Design bnn_layer0, start of the top module:
module bnn_layer0 (
    input  wire        clk,
    input  wire        reset_n,
    input  wire        i_run,
    output wire        o_idle,
    output wire        o_done,
    output wire [6:0]  addr_input,
    output wire        ce_input,
    input  wire [27:0] q_input,
    output wire [1:0]  addr_weight,
    output wire        ce_weight,
    input  wire [26:0] q_weight,
    output wire [6:0]  addr_output,
    output wire        we_output,
    output wire [25:0] d_output
);
Size in the first run: ~1500 flip-flops, ~80000 um^2 of cells after synthesis.
Settings: LEC_CHECK=0, ABC_AREA=1, CAP_MARGIN=35, CELL_PAD_IN_SITES_DETAIL_PLACEMENT=1, CORE_MARGIN=2, CORE_UTILIZATION=40, GPL_ROUTABILITY_DRIVEN=0, MAX_ROUTING_LAYER=met4, PLACE_DENSITY_LB_ADDON=0.12, SLEW_MARGIN=20; clock period 6.0 ns.
run.sh (not shown) runs the stock make flow with config.mk's settings and CLKGATE_MAP_FILE=.
The starting point completed without violations.
Then changed:
==> flow/config.mk (replaced) <==
export PLATFORM = sky130hd
export DESIGN_NAME = bnn_layer0
export DESIGN_NICKNAME = bnn_layer0
export VERILOG_FILES = /design/flow/design.v
export SDC_FILE = /design/flow/constraint.sdc
export NUM_CORES = 4
export LEC_CHECK = 0
export CAP_MARGIN = 20
export CORE_MARGIN = 2
export CORE_UTILIZATION = 12
export PLACE_DENSITY = 0.6
export SLEW_MARGIN = 20
==> flow/constraint.sdc (replaced) <==
create_clock -name core_clock -period 9.2 [get_ports {clk}]
set_input_delay 1.8400 -clock core_clock [delete_from_list [all_inputs] [get_ports {clk}]]
set_output_delay 1.8400 -clock core_clock [all_outputs]
set_load 0.01 [all_outputs]
Effect: The new run completed without violations; first-iteration DRC count is lower by 45%; power drops by 69%; setup slack is better by 3.0 ns; area after synthesis falls by 1.7%; register-to-register slack improved by 3.0 ns; count of clock-buffer cells in the layout goes down by 46; routed wire length falls by 29%; global-route usage is lower by 24 points; sequential cell count does not change; hold slack improves by 0.11 ns.
Then changed:
--- a/flow/config.mk
+++ b/flow/config.mk
@@ -9,4 +9,7 @@
 export CORE_MARGIN = 2
-export CORE_UTILIZATION = 12
-export PLACE_DENSITY = 0.6
-export SLEW_MARGIN = 20
+export CORE_UTILIZATION = 37
+export GPL_TIMING_DRIVEN = 1
+export MIN_ROUTING_LAYER = met1
+export PLACE_DENSITY_LB_ADDON = 0.1
+export SLEW_MARGIN = 35
+export TNS_END_PERCENT = 30
==> flow/constraint.sdc (replaced) <==
create_clock -name core_clock -period 7.16 [get_ports {clk}]
set_input_delay 1.4320 -clock core_clock [delete_from_list [all_inputs] [get_ports {clk}]]
set_output_delay 1.4320 -clock core_clock [all_outputs]
set_load 0.01 [all_outputs]
What happened: Wire length went down by 0.54%. Synthesized area is unchanged. Design area went down by 6.6%. Worst setup slack degrades by 1.8 ns. Power came out higher by 35%. Synthesized cell count stays the same. Critical path depth does not change. Maximum frequency is higher by 3.8%.
Then changed:
--- a/flow/config.mk
+++ b/flow/config.mk
@@ -9,7 +9,4 @@
 export CORE_MARGIN = 2
-export CORE_UTILIZATION = 37
-export GPL_TIMING_DRIVEN = 1
-export MIN_ROUTING_LAYER = met1
-export PLACE_DENSITY_LB_ADDON = 0.1
-export SLEW_MARGIN = 35
-export TNS_END_PERCENT = 30
+export CORE_UTILIZATION = 68
+export PLACE_DENSITY = 0.6
+export SLEW_MARGIN = 20
==> flow/constraint.sdc (replaced) <==
create_clock -name core_clock -period 9.2 [get_ports {clk}]
set_input_delay 1.8400 -clock core_clock [delete_from_list [all_inputs] [get_ports {clk}]]
set_output_delay 1.8400 -clock core_clock [all_outputs]
set_load 0.01 [all_outputs]
What happened: The new run completed without violations; hold slack is about the same; core utilization increases by 34 points; sequential power decreases by 22%; final area decreases by about 2.7%.
Then changed:
--- a/flow/config.mk
+++ b/flow/config.mk
@@ -8,5 +8,6 @@
 export CAP_MARGIN = 20
+export CORE_ASPECT_RATIO = 0.81
 export CORE_MARGIN = 2
-export CORE_UTILIZATION = 68
-export PLACE_DENSITY = 0.6
+export CORE_UTILIZATION = 40
 export SLEW_MARGIN = 20
+export TNS_END_PERCENT = 60
==> flow/constraint.sdc (replaced) <==
create_clock -name core_clock -period 3.81 [get_ports {clk}]
set_input_delay 0.7620 -clock core_clock [delete_from_list [all_inputs] [get_ports {clk}]]
set_output_delay 0.7620 -clock core_clock [all_outputs]
set_load 0.01 [all_outputs]
Result:
- Now the flow completed, yet does not pass: setup timing
- first-iteration DRC count shrinks by a few percent
- cell count is higher by about a fifth
- via count increases slightly
- maximum frequency is higher by a few percent
Power and IR drop assume default switching activity.
